Design ClockTest, start of the top module:
module ClockTest(
	input clk,
	input rst,
	input btn,
	output reg [6:0] seg,  
	output reg [3:0] an,
	output reg buttons_pressed, 
	output reg buttons_released 
);
For scale: about 100 flip-flops, about 16 I/O pins.
Settings: LEC_CHECK=0, ABC_AREA=1, CAP_MARGIN=20, CELL_PAD_IN_SITES_DETAIL_PLACEMENT=0, CELL_PAD_IN_SITES_GLOBAL_PLACEMENT=0, CORE_ASPECT_RATIO=0.91, CORE_MARGIN=2, CORE_UTILIZATION=72, CTS_CLUSTER_DIAMETER=236, CTS_CLUSTER_SIZE=80, GPL_ROUTABILITY_DRIVEN=0, HOLD_SLACK_MARGIN=-0.08, MAX_ROUTING_LAYER=met4, PLACE_DENSITY_LB_ADDON=0.01, SETUP_SLACK_MARGIN=3.56, SLEW_MARGIN=20; clock period 25.6 ns.
run.sh (not shown) runs the stock make flow with config.mk's settings and CLKGATE_MAP_FILE=.
The baseline ended with an error in 5_1_grt.
Next try:
- CELL_PAD_IN_SITES_DETAIL_PLACEMENT: 0 -> not set
- CELL_PAD_IN_SITES_GLOBAL_PLACEMENT: 0 -> not set
- CORE_ASPECT_RATIO: 0.91 -> not set
- CTS_CLUSTER_DIAMETER: 236 -> not set
- CTS_CLUSTER_SIZE: 80 -> 79
- GPL_ROUTABILITY_DRIVEN: 0 -> not set
- HOLD_SLACK_MARGIN: -0.08 -> not set
- SETUP_SLACK_MARGIN: 3.56 -> not set
=>
- The new run passed the timing, design-rule and antenna checks
- area after synthesis is unchanged
- die size barely changes
- synthesized cell count is unchanged
Next try:
- CORE_ASPECT_RATIO: not set -> 0.77
- HOLD_SLACK_MARGIN: not set -> -0.08
- SETUP_SLACK_MARGIN: not set -> 3.57
=> The changed run stopped in 5_1_grt on GRT-0232; die size stays flat; synthesized cell count is unchanged; synthesized area is unchanged.
Next try:
- CORE_ASPECT_RATIO: 0.77 -> not set
- CTS_CLUSTER_DIAMETER: not set -> 374
- CTS_CLUSTER_SIZE: 79 -> 100
- HOLD_SLACK_MARGIN: -0.08 -> not set
- MAX_ROUTING_LAYER: met4 -> not set
- PLACE_DENSITY: not set -> 0.4
- PLACE_DENSITY_LB_ADDON: 0.01 -> not set
- SETUP_SLACK_MARGIN: 3.57 -> not set
What happened: The changed run produced a clean layout. Die size hardly moves. Synthesized area does not change. Synthesized cell count stays the same.

* * *

## exp/garnet
ClockTest again, from the RTL that the note above started with.
clock: 25.4 ns
lec_check: 0
cap_margin: 20
core_aspect_ratio: 1.87
core_margin: 5
core_utilization: 48
cts_cluster_diameter: 103
cts_cluster_size: 26
gpl_routability_driven: 0
hold_slack_margin: -0.03
max_routing_layer: met4
min_routing_layer: met1
place_density_lb_addon: 0.12
setup_slack_margin: 1.53
slew_margin: 20
tns_end_percent: 5
The layout from exp/garnet, despite a flow that completed every stage, fails the layout checks, with the failing checks listed as setup timing.
Modified inputs, exp/sierra compared to exp/garnet
Settings: removing CTS_CLUSTER_DIAMETER (formerly 103); changing CORE_UTILIZATION from 48 to 61; removing CTS_CLUSTER_SIZE (formerly 26); removing HOLD_SLACK_MARGIN (formerly -0.03); removing CORE_ASPECT_RATIO (formerly 1.87); removing PLACE_DENSITY_LB_ADDON (formerly 0.12); removing MIN_ROUTING_LAYER (formerly met1); removing GPL_ROUTABILITY_DRIVEN (formerly 0); removing TNS_END_PERCENT (formerly 5); removing SETUP_SLACK_MARGIN (formerly 1.53); changing CORE_MARGIN from 5 to 2; changing the clock period (ns, I/O delays scaled along) from 25.4 to 32.8.
==> comparison <==
Apart from exp/garnet, each of exp/sierra and exp/garnet ends the flow with a layout that passes the timing, design-rule and antenna checks. exp/garnet: complete, dirty (setup timing). or4_4 as the standard cell with the maximum stage delay on the critical path was reported by exp/garnet, and or4b_4 by exp/sierra. Higher overall global routing resource usage was reported by exp/garnet, not exp/sierra. met1 layer usage reported by global route ended up 21 points higher on exp/sierra than on exp/garnet. Compared with exp/garnet, exp/sierra shows a higher proportion of power drawn by the clock network. Maximum frequency of exp/sierra falls short of that of exp/garnet slightly. exp/sierra ends up with lower total non-filler cell area in the finished layout than exp/garnet does. Post-route fraction of the period consumed by the critical path sits lower in exp/sierra than in exp/garnet. exp/garnet → exp/sierra: net switching component of the power down 23%, met3 track utilization from global routing down 4.2 points, internal portion of total power down 23%.
Edits applied to the flow inputs when going from exp/sierra to exp/ember:
Settings: CORE_UTILIZATION: 61 -> 8; MAX_ROUTING_LAYER: met4 -> unset; the clock period (ns, I/O delays scaled along): 32.8 -> 65.0.
--- outcome ---
Number of clock-tree buffers in the layout: exp/ember vs exp/sierra up 2. Global-route wire length before repair: exp/ember and exp/sierra compared, higher one is exp/ember. Of exp/ember and exp/sierra, the higher arrival time of data at the critical path endpoint belongs to exp/ember. Total power: exp/ember below exp/sierra. The sequential share of layout area was comparable across exp/ember and exp/sierra.

* * *

== nickel ==
ClockTest again, from the RTL that the note above started with.
==> flow/design.v (excerpt) <==
module ClockTest(
	input clk,
	input rst,
	input btn,
	output reg [6:0] seg,  
	output reg [3:0] an,
	output reg buttons_pressed, 
	output reg buttons_released 
);
Settings: LEC_CHECK=0, ABC_AREA=1, CAP_MARGIN=20, CORE_MARGIN=7, CORE_UTILIZATION=40, CTS_CLUSTER_DIAMETER=260, CTS_CLUSTER_SIZE=99, PLACE_DENSITY=0.78, SLEW_MARGIN=20; clock period 50.0 ns.
Having completed the whole flow, nickel delivered a layout that passed the timing, design-rule and antenna checks.
[inputs] maple vs nickel
- an added TNS_END_PERCENT of 15
- a change of CTS_CLUSTER_DIAMETER from 260 to 175
- a change of ABC_AREA from 1 to 0
### Flow results
On detailed-placement wirelength estimate, the lower figure sits with maple, not nickel.
Die: maple smaller than nickel
Switching power as a share of total power up 1.8 points in maple wrt nickel
Area of the multi-input gates | maple below nickel
Total cell area reported by yosys after synthesis: maple < nickel
The minimum clock period of maple is higher than that of nickel.
Number of non-clock inverters (nickel / maple): 7.5
Compared with nickel, maple shows final area that has gone down by more than 10%.
Of maple and nickel, the run reporting the higher worst hold margin was maple.
Combined global-route utilization of all metal layers in maple vs nickel: up 3.5 points
Between maple and nickel, share of cell area taken by flip-flops and latches is lower for nickel, maple comes in above that.
## Diff of input files: xenon against maple
- CTS_CLUSTER_DIAMETER removed (was 175)
- PLACE_DENSITY removed (was 0.78)
- ABC_AREA removed (was 0)
- TNS_END_PERCENT removed (was 15)
- CORE_UTILIZATION changed from 40 to 18
- CORE_MARGIN changed from 7 to 2
- CTS_CLUSTER_SIZE removed (was 99)
- the clock period (ns, I/O delays scaled along) changed from 50.0 to 46.0
==> results <==
xenon vs. maple: shortest clock period the worst path allows after layout went down by 0.20 ns.
Compared with maple, xenon shows a global-route usage that is 11 points lower.
Diff maple -> xenon | multi-input combinational area share | decrease of 4.2 points
Placeable core region sits higher in xenon than in maple.
xenon -> maple: area after synthesis delta 0, exact match
Total of clock buffers placed in the layout delta for xenon relative to maple: 1 higher
From maple to xenon the numbers moved as follows: final worst-path setup slack went down by 3.80 ns; met2 usage went down by 17 points; post-layout period usage of the worst path went up by 7.1 points.
The standard cells in xenon occupy more silicon area than those in maple do.
diff inputs: xenon => indigo
- putting ABC_AREA at 1 where nothing was set
- swapping 18 for 72 in CORE_UTILIZATION
- putting PLACE_DENSITY at 0.4 where nothing was set
- swapping 46.0 for 27.1 in the clock period (ns, I/O delays scaled along)
==> comparison <==
indigo completed; timing, DRC and antenna clean
Final-layout worst hold slack in indigo is 0.0098 ns lower than in xenon
In indigo the number of placed cells counting well taps turned out 41 lower than in xenon.
Origin of the worst setup path: cnt[32] -> indigo, cnt[28] -> xenon
Comparing indigo and xenon, the higher area growth from synthesis to layout was measured on xenon.
Input-level comparison between pepper and indigo:
- an added CTS_CLUSTER_DIAMETER of 377
- an added SETUP_SLACK_MARGIN of 2.18
- an added CTS_CLUSTER_SIZE of 10
- a deleted PLACE_DENSITY that had been 0.4
- a change of the clock period (ns, I/O delays scaled along) from 27.1 to 7.41
### Flow results
indigo → pepper: xor and xnor area share after synthesis closely matched the old numbers; routability congestion estimate from global placement increased by 5.1% relative to the old numbers; post-placement cell count increased by 21% relative to the old numbers. Changes observed in pepper relative to indigo: HPWL reported at the end of detailed placement now sits higher, worst slack after detailed placement down 15.80 ns. Taking indigo as the reference, in pepper gate count after technology mapping about even; post-synthesis adder-cell area fraction about even. Out of indigo and pepper, the only run to close with the timing, design-rule and antenna checks passing was indigo. pepper | ERROR | 4_1_cts. indigo -> pepper: vertical die dimension delta 0, exact match.
#### Input delta (cedar over pepper)
- CORE_ASPECT_RATIO newly set to 0.7
- HOLD_SLACK_MARGIN newly set to 0.18
- PLACE_DENSITY_LB_ADDON newly set to 0.12
Notes after the runs:
For cedar, the flow was terminated by a tool error in 3_5_place_dp and produced no final design.
On height of the die: between pepper and cedar, it ends up higher for pepper.
Between cedar and pepper, the area inside the core boundary does not differ in any meaningful way.
Number of placement rows of cedar falls short of that of pepper by more than 10%.
Looking only at final weighted congestion in routability-driven placement, and setting everything else aside, the lower value of pepper and cedar goes to cedar.

* * *

== harbor ==
The RTL this note starts from:
==> flow/design.v <==
`timescale 1ns / 1ps
module button_debounce (
    input clk,        
    input rst,        
    input button_in,  
    output reg button_out  
);
    parameter integer DEBOUNCE_TIME = 200; 
    reg [19:0] counter;
    reg button_state;
    always @(posedge clk or posedge rst) begin
        if (rst) begin
            counter <= 0;
            button_state <= 0;
            button_out <= 0;
        end else begin
            if (button_in != button_state) begin
                counter <= counter + 1;
                if (counter >= DEBOUNCE_TIME) begin
                    button_state <= button_in;
                    button_out <= button_in;
                    counter <= 0;
                end
            end else begin
                counter <= 0;
            end
        end
    end
endmodule
`timescale 1ns / 1ps
module operatorremainder(
    input [35:0] n,
    output reg is_multiple
);
	parameter DIVISOR = 20000;
	reg [35:0] temp;
	reg [35:0] quotient;
	reg [35:0] remainder;
	integer i;
	always @(*) begin
        temp = n;
        quotient = 0;
        remainder = 0;
        for (i = 35; i >= 0; i = i - 1) begin
            quotient = (quotient << 1) | (temp[i] ? 1'b1 : 1'b0);
            if (quotient >= DIVISOR) begin
                quotient = quotient - DIVISOR;
                remainder = (remainder << 1) | 1'b1;
            end else begin
                remainder = (remainder << 1);
            end
        end
        is_multiple = (quotient == 0);
    end
endmodule
`timescale 1ns / 1ps
module ClockTest(
	input clk,
	input rst,
	input btn,
	output reg [6:0] seg,  
	output reg [3:0] an,
	output reg buttons_pressed, 
	output reg buttons_released 
);
	wire is_divisible;  
   reg [7:0] counter;  
   reg [35:0] cnt;	 
   wire buttons_out;
	reg buttons_out_prev;
   wire [6:0] segments [15:0];  
	reg [3:0] ones;  
   reg [3:0] tens;  
	reg [3:0] s_ones;  
	reg [3:0] s_tens;  
   reg [6:0] refresh_counter;  
   reg refresh_flag;	 
   reg [7:0] clk_display;  
      assign segments[0] = 7'b1000000;   
      assign segments[1] = 7'b1111001;   
      assign segments[2] = 7'b0100100;   
      assign segments[3] = 7'b0110000;   
      assign segments[4] = 7'b0011001;   
      assign segments[5] = 7'b0010010;   
      assign segments[6] = 7'b0000010;   
      assign segments[7] = 7'b1111000;   
      assign segments[8] = 7'b0000000;   
      assign segments[9] = 7'b0010000;   
      assign segments[10] = 7'b0001000;  
      assign segments[11] = 7'b0000011;  
      assign segments[12] = 7'b1000110;  
      assign segments[13] = 7'b0100001;  
      assign segments[14] = 7'b0000110;  
      assign segments[15] = 7'b0001110;  
   button_debounce debounce (
		.clk(clk),
		.rst(rst),
		.button_in(btn),
		.button_out(buttons_out)
   );
   operatorremainder remainder (
        .n(cnt),
        .is_multiple(is_divisible)
    );
   always @ (posedge clk or posedge rst) begin
      if (rst) begin  
         cnt <= 0;
         counter <= 0;
			ones <= 0;
			tens <= 0;
			s_ones <= 0;
			s_tens <= 0;
			clk_display <= 0;
			buttons_out_prev <= 0;
			buttons_pressed <= 0;
			buttons_released <= 0;
      end else begin
			if(cnt == 1_200_000 -1) begin 
				cnt <= 0;
				ones <= 0;
				tens <= 0;
				s_ones <= 0;
				s_tens <= 0;
				clk_display <= 0;
			end else begin
			if (is_divisible) begin 
				if(clk_display == 60) begin
					s_ones <= 0;
					s_tens <= 0;
				end else begin
					clk_display <= clk_display+1;
					if(s_ones == 9) begin
						s_ones <= 0;
						s_tens <= s_tens + 1;
					end else begin
						s_ones <= s_ones + 1;
					end
				end
			end
			buttons_out_prev <= buttons_out;
			buttons_pressed <= (buttons_out & ~buttons_out_prev);	  
			buttons_released <= (~buttons_out & buttons_out_prev);  
			if (buttons_pressed) begin
				if (ones == 9) begin
					ones <= 0;
					if (tens == 9) begin
						tens <= 0;
					end else begin
						tens <= tens + 1;
					end
				end else begin
				ones <= ones + 1;
				end
			end
			cnt <= cnt + 1;
         end   
      end
   end
	always @(posedge clk or posedge rst) begin
		if (rst) begin
			refresh_counter <= 0;
			refresh_flag <= 0;
		end else begin
		refresh_counter <= refresh_counter + 1;
		if (refresh_counter == 250) begin   
			refresh_counter <= 0;
			refresh_flag <= ~refresh_flag;
		end
		end
	end
	always @(posedge clk or posedge rst) begin
		if (rst) begin
			seg <= 7'b1111111;
			an <= 4'b1111;
		end else
		case (refresh_counter[6:5])
			2'b00: begin
				seg <= segments[ones];
				an <= 4'b1110; 
			end
			2'b01: begin
				seg <= segments[tens];
				an <= 4'b1101; 
			end
				2'b10: begin
				seg <= segments[s_ones];
				an <= 4'b1011; 
			end
				2'b11: begin
				seg <= segments[s_tens];
				an <= 4'b0111; 
			end
		endcase
end
endmodule
==> flow/config.mk <==
export PLATFORM = sky130hd
export DESIGN_NAME = ClockTest
export DESIGN_NICKNAME = ClockTest
export VERILOG_FILES = /design/flow/design.v
export SDC_FILE = /design/flow/constraint.sdc
export NUM_CORES = 4
export LEC_CHECK = 0
export ABC_AREA = 1
export CAP_MARGIN = 20
export CELL_PAD_IN_SITES_DETAIL_PLACEMENT = 0
export CELL_PAD_IN_SITES_GLOBAL_PLACEMENT = 0
export CORE_ASPECT_RATIO = 0.89
export CORE_MARGIN = 2
export CORE_UTILIZATION = 72
export CTS_CLUSTER_DIAMETER = 75
export CTS_CLUSTER_SIZE = 24
export GPL_ROUTABILITY_DRIVEN = 1
export MAX_ROUTING_LAYER = met4
export PLACE_DENSITY_LB_ADDON = 0.27
export SETUP_SLACK_MARGIN = 3.43
export SLEW_MARGIN = 20
==> flow/constraint.sdc <==
create_clock -name core_clock -period 25.6 [get_ports {clk}]
set_input_delay 5.1200 -clock core_clock [delete_from_list [all_inputs] [get_ports {clk}]]
set_output_delay 5.1200 -clock core_clock [all_outputs]
set_load 0.01 [all_outputs]
harbor did not finish; the tool stopped in 5_1_grt with error GRT-0232.
[inputs] zinc vs harbor
Settings: a deleted CELL_PAD_IN_SITES_DETAIL_PLACEMENT that had been 0; a deleted CELL_PAD_IN_SITES_GLOBAL_PLACEMENT that had been 0; a deleted GPL_ROUTABILITY_DRIVEN that had been 1; a deleted PLACE_DENSITY_LB_ADDON that had been 0.27; an added PLACE_DENSITY of 0.4; an added HOLD_SLACK_MARGIN of 0.28; a deleted CORE_ASPECT_RATIO that had been 0.89; a change of CTS_CLUSTER_DIAMETER from 75 to 374; a deleted MAX_ROUTING_LAYER that had been met4; a change of CTS_CLUSTER_SIZE from 24 to 100; a change of SETUP_SLACK_MARGIN from 3.43 to 2.28.
Cmp harbor and zinc / number of core rows / higher: zinc
Compared zinc against harbor; number of instances in the synthesized netlist within noise.
Re post-synth tally of flip-flops with integrated enable: no difference whatsoever between harbor and zinc.
Compared with harbor, zinc shows area of placed instances higher by about 0.6%.
The final weighted congestion in routability-driven placement reported for zinc is smaller than that of harbor by 5.7%.
| pre-placement core utilization | lower: zinc |
Post-CTS setup repair buffer count went down by more than a quarter going from harbor to zinc.
Comparing zinc against harbor, there is no change at all in clock sink count.
Of harbor and zinc, only harbor never reached the final stage.
What ended harbor was a tool error in 5_1_grt; the run never finished.
NOTE die boundary height harbor->zinc increased by a few percent
[compare] base=harbor new=zinc: half-perimeter wire length of the detailed placement result went up by 820 um, die size neither gained nor lost much.
For violet, these inputs were changed with respect to zinc:
Settings: HOLD_SLACK_MARGIN now -0.1, was 0.28; CTS_CLUSTER_DIAMETER now 75, was 374; PLACE_DENSITY no longer set, was 0.4; CELL_PAD_IN_SITES_DETAIL_PLACEMENT now 0, previously not set; GPL_ROUTABILITY_DRIVEN now 1, previously not set; CORE_ASPECT_RATIO now 0.89, previously not set; CTS_CLUSTER_SIZE now 24, was 100; CELL_PAD_IN_SITES_GLOBAL_PLACEMENT now 0, previously not set; SETUP_SLACK_MARGIN now 3.83, was 2.28; PLACE_DENSITY_LB_ADDON now 0.27, previously not set.
### Flow results
violet got as far as 5_1_grt, where a tool error ended the run. Diff zinc -> violet: post-synthesis chip area from yosys has remained practically unchanged; chip area did not really move; placed standard-cell area lost 170 um^2. As far as count of flip-flops with a built-in enable after synthesis goes, zinc and violet are indistinguishable; the numbers are identical. As far as area after synthesis goes, violet and zinc are indistinguishable; the numbers are identical. Comparing zinc against violet, there is no change at all in simple-gate share of the synthesized area. violet does better than zinc on area of the placeable core. Re maximum buffer depth of the clock tree: no difference whatsoever between zinc and violet. Lower detailed-placement wirelength estimate among violet and zinc: violet. Diff zinc -> violet | placer's final routability congestion estimate | up by a few percent. In the reports for violet and zinc, the larger post-CTS repair timing setup buffer count belongs to violet.
[inputs] lagoon vs violet
Settings: swapping 3.83 for 5.0 in SETUP_SLACK_MARGIN; clearing CORE_ASPECT_RATIO, which used to be 0.89; clearing HOLD_SLACK_MARGIN, which used to be -0.1; swapping 25.6 for 39.1 in the clock period (ns, I/O delays scaled along).
--- outcome ---
In summary, lagoon completed successfully, with a layout that passed the timing, design-rule and antenna checks.
The number of setup buffers added after CTS reported for lagoon is smaller than that of violet by 202.
When lagoon is measured against violet, its worst setup slack after placement turns out 9.46 ns higher.
Diff violet -> lagoon | initial core utilization | decrease of 0.39 points
Number of flip-flops and latches in the synthesized netlist came out exactly the same in lagoon and violet.
Changes in fjord relative to lagoon:
Settings: an added PLACE_DENSITY of 0.41; a deleted PLACE_DENSITY_LB_ADDON that had been 0.27; an added CORE_ASPECT_RATIO of 0.89; a change of SETUP_SLACK_MARGIN from 5.0 to 3.68; a change of the clock period (ns, I/O delays scaled along) from 39.1 to 25.6.
Results
fjord ended up with a higher initial core utilization than lagoon did. Summary — worst setup slack before clock tree synthesis, fjord relative to lagoon: lower, by 9.77 ns. lagoon → fjord: total standard cell area after synthesis shows no meaningful change, placeable core region shows a reduction of 0.54%. | count of library flops with an enable pin | lagoon vs fjord | ≈ equal |. Horizontal die dimension: fjord > lagoon. Between fjord and lagoon, the final HPWL from detailed placement figures differ only marginally. Setup fix buffers added after clock tree synthesis is lower on lagoon. Fraction of registers with async set or reset after synthesis of lagoon is on par with fjord. Looking at fjord and lagoon, the die area is a wash. fjord did not finish: a tool error stopped it during 5_1_grt. In fjord, number of instances resized during post-cts repair is higher than in lagoon.
No activity file was given, so power comes from the tool's default toggle rates.
